JK:
## mat_mul
module mat_mul #
	(
        parameter integer DIM_LOG = 2,     
        parameter integer DIM = 2**DIM_LOG,
        parameter integer SIZE = DIM*DIM,
        parameter integer SIZE_LOG = 2*DIM_LOG,
        parameter integer DATA_WIDTH = 32
    )
    (
		input wire  s00_axi_aclk,
		input wire  s00_axi_aresetn,
		output wire  s00_axis_tready,
		input wire [DATA_WIDTH-1 : 0] s00_axis_tdata,
		input wire  s00_axis_tlast,
        input wire  s00_axis_tvalid,
		output wire  m00_axis_tvalid,
        output wire [DATA_WIDTH-1 : 0] m00_axis_tdata,
        output wire [(DATA_WIDTH/8)-1 : 0] m00_axis_tstrb,
        output wire  m00_axis_tlast,
        input wire  m00_axis_tready,
        input wire sel,
        input wire start
    );
For scale: about 4400 cells after synthesis, about 1700 flip-flops, roughly 78 I/O pins, ~0.080 mm² of cells after synthesis.
make LEC_CHECK=0 CAP_MARGIN=20 CORE_MARGIN=2 CORE_UTILIZATION=40 PLACE_DENSITY=0.6 SLEW_MARGIN=20 finish   # period 5.61 ns
run.sh (not shown) runs the stock make flow with config.mk's settings and CLKGATE_MAP_FILE=.
Nothing crashed in JK and all stages finished; the problem is that the final layout failed, the offending checks being setup timing.
## Diff of input files: MS against JK
Settings: CTS_CLUSTER_SIZE now 90, previously not set; CORE_UTILIZATION now 70, was 40; ABC_AREA now 1, previously not set; PLACE_DENSITY no longer set, was 0.6; the clock period (ns, I/O delays scaled along) now 4.8, was 5.61.
Findings:
The met3 usage in global routing number comes out lower for JK vs MS.
[compare] base=JK new=MS: instance count after placement with tap cells included grew by 1280; largest clock skew in the final design shows a reduction of 0.0036 ns.
Comparing worst-case hold slack for MS and JK, the smaller number came from JK.
Status MS: flow complete, layout not clean - setup timing
Run comparison: JK endpoint of the most critical setup path mem_R[11][31]; MS endpoint of the most critical setup path mac[29]
Cmp MS and JK / worst reg2reg path depth / lower: JK
Input changes introduced in AL (baseline for comparison: MS):
Settings: PLACE_DENSITY now 0.6, previously not set; CORE_UTILIZATION now 72, was 70; CTS_CLUSTER_SIZE now 10, was 90; CORE_ASPECT_RATIO now 1.46, previously not set; SETUP_SLACK_MARGIN now 1.09, previously not set.
[summary]
- Completing all stages was not enough for AL: its layout failed the final checks because of setup timing.
- Between MS and AL, area overhead of the layout relative to synthesis increased.
- Between AL and MS, the difference in logic share of the area is negligible.
- Of AL and MS, the higher global routing usage on met2 belongs to AL.
- In the flow results for AL and MS, the number of well taps is larger on MS.
- Changes observed in AL relative to MS: number of multi-input combinational cells about even, number of levels in the clock H-tree about even, total wirelength of the detailed-routed design rose 4.7 mm, setup slack on the worst flop-to-flop path fell 0.19 ns.
- AL ended up with a higher number of global-route vias before repair than MS did.

========
Setup of job 101:
Starting RTL as in the previous note.
clock: 6.92 ns
lec_check: 0
cap_margin: 20
core_margin: 2
core_utilization: 70
cts_cluster_size: 36
place_density: 0.6
slew_margin: 20
[flow] job 101 | stages: complete | final checks: fail | reason: negative setup slack
Edits applied to the flow inputs when going from job 101 to job 102:
# job 101
export LEC_CHECK = 0
export CAP_MARGIN = 20
export CORE_MARGIN = 2
export CORE_UTILIZATION = 70
export CTS_CLUSTER_SIZE = 36
export PLACE_DENSITY = 0.6
export SLEW_MARGIN = 20
create_clock -name core_clock -period 6.92 [get_ports {s00_axi_aclk}]
# job 102
export LEC_CHECK = 0
export ABC_AREA = 1
export CAP_MARGIN = 20
export CORE_MARGIN = 2
export CORE_UTILIZATION = 70
export CTS_CLUSTER_SIZE = 93
export PLACE_DENSITY = 0.6
export SLEW_MARGIN = 20
create_clock -name core_clock -period 6.05 [get_ports {s00_axi_aclk}]
Notes after the runs:
Layout checks on job 102: not met. Flow itself completed; violations: negative setup slack.
Lower worst hold slack was reported by job 102, not job 101.
For job 101, the launching instance or port of the critical path was mat_B[3], unlike job 102, where it was mat_B[0].
Routing usage on met1 (job 102 over job 101): decrease, 3.8 points
Going from job 101 to job 102, synthesis-to-layout area growth grows by 0.19 points.
From job 101 to job 102 the numbers moved as follows: final wirelength lost 6.6 mm; final layout net count picked up an extra 2370; maximum clock frequency picked up an extra about 4.6%; latest clock arrival within the worst-skew pair picked up an extra 20 ps.
In the tables for job 102 and job 101, post-synthesis instance area reads higher with job 102.
| routed length on met1 | lower: job 101 |
Here is what was changed in the inputs of job 103 compared with job 102.
# job 102
export LEC_CHECK = 0
export ABC_AREA = 1
export CAP_MARGIN = 20
export CORE_MARGIN = 2
export CORE_UTILIZATION = 70
export CTS_CLUSTER_SIZE = 93
export PLACE_DENSITY = 0.6
export SLEW_MARGIN = 20
create_clock -name core_clock -period 6.05 [get_ports {s00_axi_aclk}]
# job 103
export LEC_CHECK = 0
export CAP_MARGIN = 20
export CORE_MARGIN = 2
export CORE_UTILIZATION = 65
export PLACE_DENSITY = 0.6
export SLEW_MARGIN = 20
create_clock -name core_clock -period 7.48 [get_ports {s00_axi_aclk}]
==> results <==
Job 103 ran to completion and came out clean on the timing, DRC and antenna checks. Job 103 vs. job 102: final critical-path required period grew by 430 ps, placeable core region grew by 3300 sq um, chip area estimate from yosys synthesis shrank by 4000 sq um, number of antenna diodes grew by 1, final hold slack shrank by 46 ps. Cmp job 103 and job 102 / width of the die / higher: job 103.

========
## build 95
Starting RTL as in the previous note.
make LEC_CHECK=0 ABC_AREA=1 CAP_MARGIN=20 CORE_MARGIN=2 CORE_UTILIZATION=72 CTS_CLUSTER_DIAMETER=223 PLACE_DENSITY=0.39 SETUP_SLACK_MARGIN=0.56 SLEW_MARGIN=20 finish   # period 5.68 ns
Build 95 completed end to end; final checks failed (setup timing).
The inputs of build 35 differ from those of build 95 as listed below.
# build 95
export LEC_CHECK = 0
export ABC_AREA = 1
export CAP_MARGIN = 20
export CORE_MARGIN = 2
export CORE_UTILIZATION = 72
export CTS_CLUSTER_DIAMETER = 223
export PLACE_DENSITY = 0.39
export SETUP_SLACK_MARGIN = 0.56
export SLEW_MARGIN = 20
create_clock -name core_clock -period 5.68 [get_ports {s00_axi_aclk}]
# build 35
export LEC_CHECK = 0
export CAP_MARGIN = 20
export CORE_MARGIN = 2
export CORE_UTILIZATION = 70
export CTS_CLUSTER_DIAMETER = 223
export PLACE_DENSITY = 0.6
export SLEW_MARGIN = 20
create_clock -name core_clock -period 6.97 [get_ports {s00_axi_aclk}]
==> comparison <==
- The runs compared here, build 35 and build 95, all ended either early or with open violations.
- The final report for build 95 shows a completed flow and a layout that fails verification, specifically setup timing.
- Nothing crashed in build 35 and all stages finished; the problem is that the final layout failed, the offending checks being setup timing.
- Looking at dominant non-sequential cell family after synthesis, the adder cells result is from build 95; the multiplexers one comes from build 35.
- Looking at first-iteration DRC count, build 35 sits below build 95.
- Diff build 95 -> build 35: final critical delay including setup and external delays grew by 0.40 ns, via count shrank by 21%.
- Diff build 95..build 35 | remaining design rule violation count | negligible
- Summary: with build 95 as the reference, maximum frequency in build 35 moved down by a few percent.
diff inputs: build 35 => build 23
# build 35
export LEC_CHECK = 0
export CAP_MARGIN = 20
export CORE_MARGIN = 2
export CORE_UTILIZATION = 70
export CTS_CLUSTER_DIAMETER = 223
export PLACE_DENSITY = 0.6
export SLEW_MARGIN = 20
create_clock -name core_clock -period 6.97 [get_ports {s00_axi_aclk}]
# build 23
export LEC_CHECK = 0
export CAP_MARGIN = 20
export CORE_MARGIN = 2
export CORE_UTILIZATION = 40
export PLACE_DENSITY = 0.6
export SETUP_SLACK_MARGIN = 2.55
export SLEW_MARGIN = 20
create_clock -name core_clock -period 8.65 [get_ports {s00_axi_aclk}]
Findings:
The final report for build 35 shows a completed flow and a layout that fails verification, specifically setup timing.
Build 23 has completed all stages; timing, DRC and antenna checks passed.
Diff build 35 -> build 23 | count of clock buffers in the final design | increase of 15
Post-layout period usage of the worst path in build 23 is 22 points lower than in build 35
Final non-filler cell total (build 23 vs. build 35) increases by more than 10%
Core utilization before placement delta for build 23 relative to build 35: 30 points lower
Build 23: number of global-route vias before repair lower than build 35
Diff build 35 -> build 23: multi-input logic portion of the cell area essentially unchanged, wire length decreased 8.8%, global-route wire length before repair decreased 27 mm, final design instance area without fill increased 3.1%.
#### Input delta (build 12 over build 23)
# build 23
export LEC_CHECK = 0
export CAP_MARGIN = 20
export CORE_MARGIN = 2
export CORE_UTILIZATION = 40
export PLACE_DENSITY = 0.6
export SETUP_SLACK_MARGIN = 2.55
export SLEW_MARGIN = 20
create_clock -name core_clock -period 8.65 [get_ports {s00_axi_aclk}]
# build 12
export LEC_CHECK = 0
export CAP_MARGIN = 20
export CORE_MARGIN = 2
export CORE_UTILIZATION = 18
export PLACE_DENSITY = 0.6
export SLEW_MARGIN = 20
create_clock -name core_clock -period 8.65 [get_ports {s00_axi_aclk}]
### Flow results
- When build 12 is measured against build 23, its count of filler cells inserted in the layout turns out 180% higher.
- In build 12, the initial antenna violation count came out 16 above the value in build 23.
- Delta (build 12 minus build 23): part of the cycle the worst path needs moved up; final non-filler cell total +3,026.
- Going from build 23 to build 12, non-clock buffer count lower; design area did not really move; half-perimeter wire length of the detailed placement result increased by 10 mm relative to the old numbers; number of buffers inserted during clock tree synthesis fell by 7.6%.
- Routability congestion estimate from global placement, build 12 vs build 23: up by a few percent

========
== job 8672 ==
Starting RTL as in the previous note.
export LEC_CHECK = 0
export ABC_AREA = 1
export CAP_MARGIN = 20
export CORE_MARGIN = 2
export CORE_UTILIZATION = 72
export CTS_CLUSTER_SIZE = 90
export PLACE_DENSITY_LB_ADDON = 0.06
export SLEW_MARGIN = 20
create_clock -name core_clock -period 5.09 [get_ports {s00_axi_aclk}]
Although job 8672 finished all stages, its layout failed final checks on setup timing.
Input changes introduced in job 4379 (baseline for comparison: job 8672):
# job 8672
export LEC_CHECK = 0
export ABC_AREA = 1
export CAP_MARGIN = 20
export CORE_MARGIN = 2
export CORE_UTILIZATION = 72
export CTS_CLUSTER_SIZE = 90
export PLACE_DENSITY_LB_ADDON = 0.06
export SLEW_MARGIN = 20
create_clock -name core_clock -period 5.09 [get_ports {s00_axi_aclk}]
# job 4379
export LEC_CHECK = 0
export ABC_AREA = 0
export CAP_MARGIN = 20
export CORE_MARGIN = 2
export CORE_UTILIZATION = 72
export CTS_CLUSTER_SIZE = 90
export SLEW_MARGIN = 20
create_clock -name core_clock -period 5.9 [get_ports {s00_axi_aclk}]
==> comparison <==
[flow] job 4379 | stages: complete | final checks: fail | reason: setup timing. From job 8672 to job 4379 the numbers moved as follows: width of the die went down by 2.4%; number of vias after detailed routing went down by 10000; average wire per standard cell went up by 12 microns; summed area of non-filler cells in the final layout went down by 4.6%. The initial core utilization of job 4379 and that of job 8672 are within noise of each other.
Changes in job 4749 relative to job 4379:
# job 4379
export LEC_CHECK = 0
export ABC_AREA = 0
export CAP_MARGIN = 20
export CORE_MARGIN = 2
export CORE_UTILIZATION = 72
export CTS_CLUSTER_SIZE = 90
export SLEW_MARGIN = 20
create_clock -name core_clock -period 5.9 [get_ports {s00_axi_aclk}]
# job 4749
export LEC_CHECK = 0
export ABC_AREA = 1
export CAP_MARGIN = 20
export CORE_MARGIN = 2
export CORE_UTILIZATION = 72
export CTS_CLUSTER_DIAMETER = 66
export PLACE_DENSITY = 0.6
export SLEW_MARGIN = 20
create_clock -name core_clock -period 5.51 [get_ports {s00_axi_aclk}]
==> comparison <==
Number of vias after detailed routing in job 4749 is 23% above job 4379. Number of standard cells reported by yosys: job 4749 > job 4379. Compared with job 4379, job 4749 shows a portion of netlist area occupied by mux cells that is 10 points lower. Of the two values seen for biggest combinational cell group after synthesis, multiplexers was produced by job 4379 and adder cells by job 4749. Job 4749 against job 4379: placement-stage worst setup slack dropped 0.078 ns, non-clock buffer count climbed about 6.6%. | job 4749 | all stages done | FAIL | setup timing |. Delta (job 4749 minus job 4379): worst max-slew margin expressed relative to the limit went up; clock buffer instance count of the final layout grew by 14.
Edits applied to the flow inputs when going from job 4749 to job 3689:
# job 4749
export LEC_CHECK = 0
export ABC_AREA = 1
export CAP_MARGIN = 20
export CORE_MARGIN = 2
export CORE_UTILIZATION = 72
export CTS_CLUSTER_DIAMETER = 66
export PLACE_DENSITY = 0.6
export SLEW_MARGIN = 20
create_clock -name core_clock -period 5.51 [get_ports {s00_axi_aclk}]
# job 3689
export LEC_CHECK = 0
export CAP_MARGIN = 20
export CORE_MARGIN = 2
export CORE_UTILIZATION = 69
export PLACE_DENSITY = 0.6
export SLEW_MARGIN = 20
create_clock -name core_clock -period 5.38 [get_ports {s00_axi_aclk}]
[summary]
- On number of combinational gates with multiple inputs, the lower figure sits with job 3689, not job 4749.
- Against job 4749, number of cells on the worst reg-to-reg path in job 3689 fell by a few percent.
- Number of search-and-repair iterations in the first detailed-routing pass: job 3689 < job 4749
- Job 3689 vs job 4749: final worst hold slack down
- Nothing crashed in job 3689 and all stages finished; the problem is that the final layout failed, the offending checks being setup timing.
- Job 3689 against job 4749; number of cells produced by synthesis is down by more than a quarter.
- On via count: job 3689 sits below job 4749.
- For the area growth from synthesis to layout, job 3689 came in 0.47 points higher than job 4749 did.
- Job 3689 vs job 4749 — area of the multi-input gates dropped about 4%.
- As of job 3689, finished layout cell area had fallen by a few percent compared to job 4749.
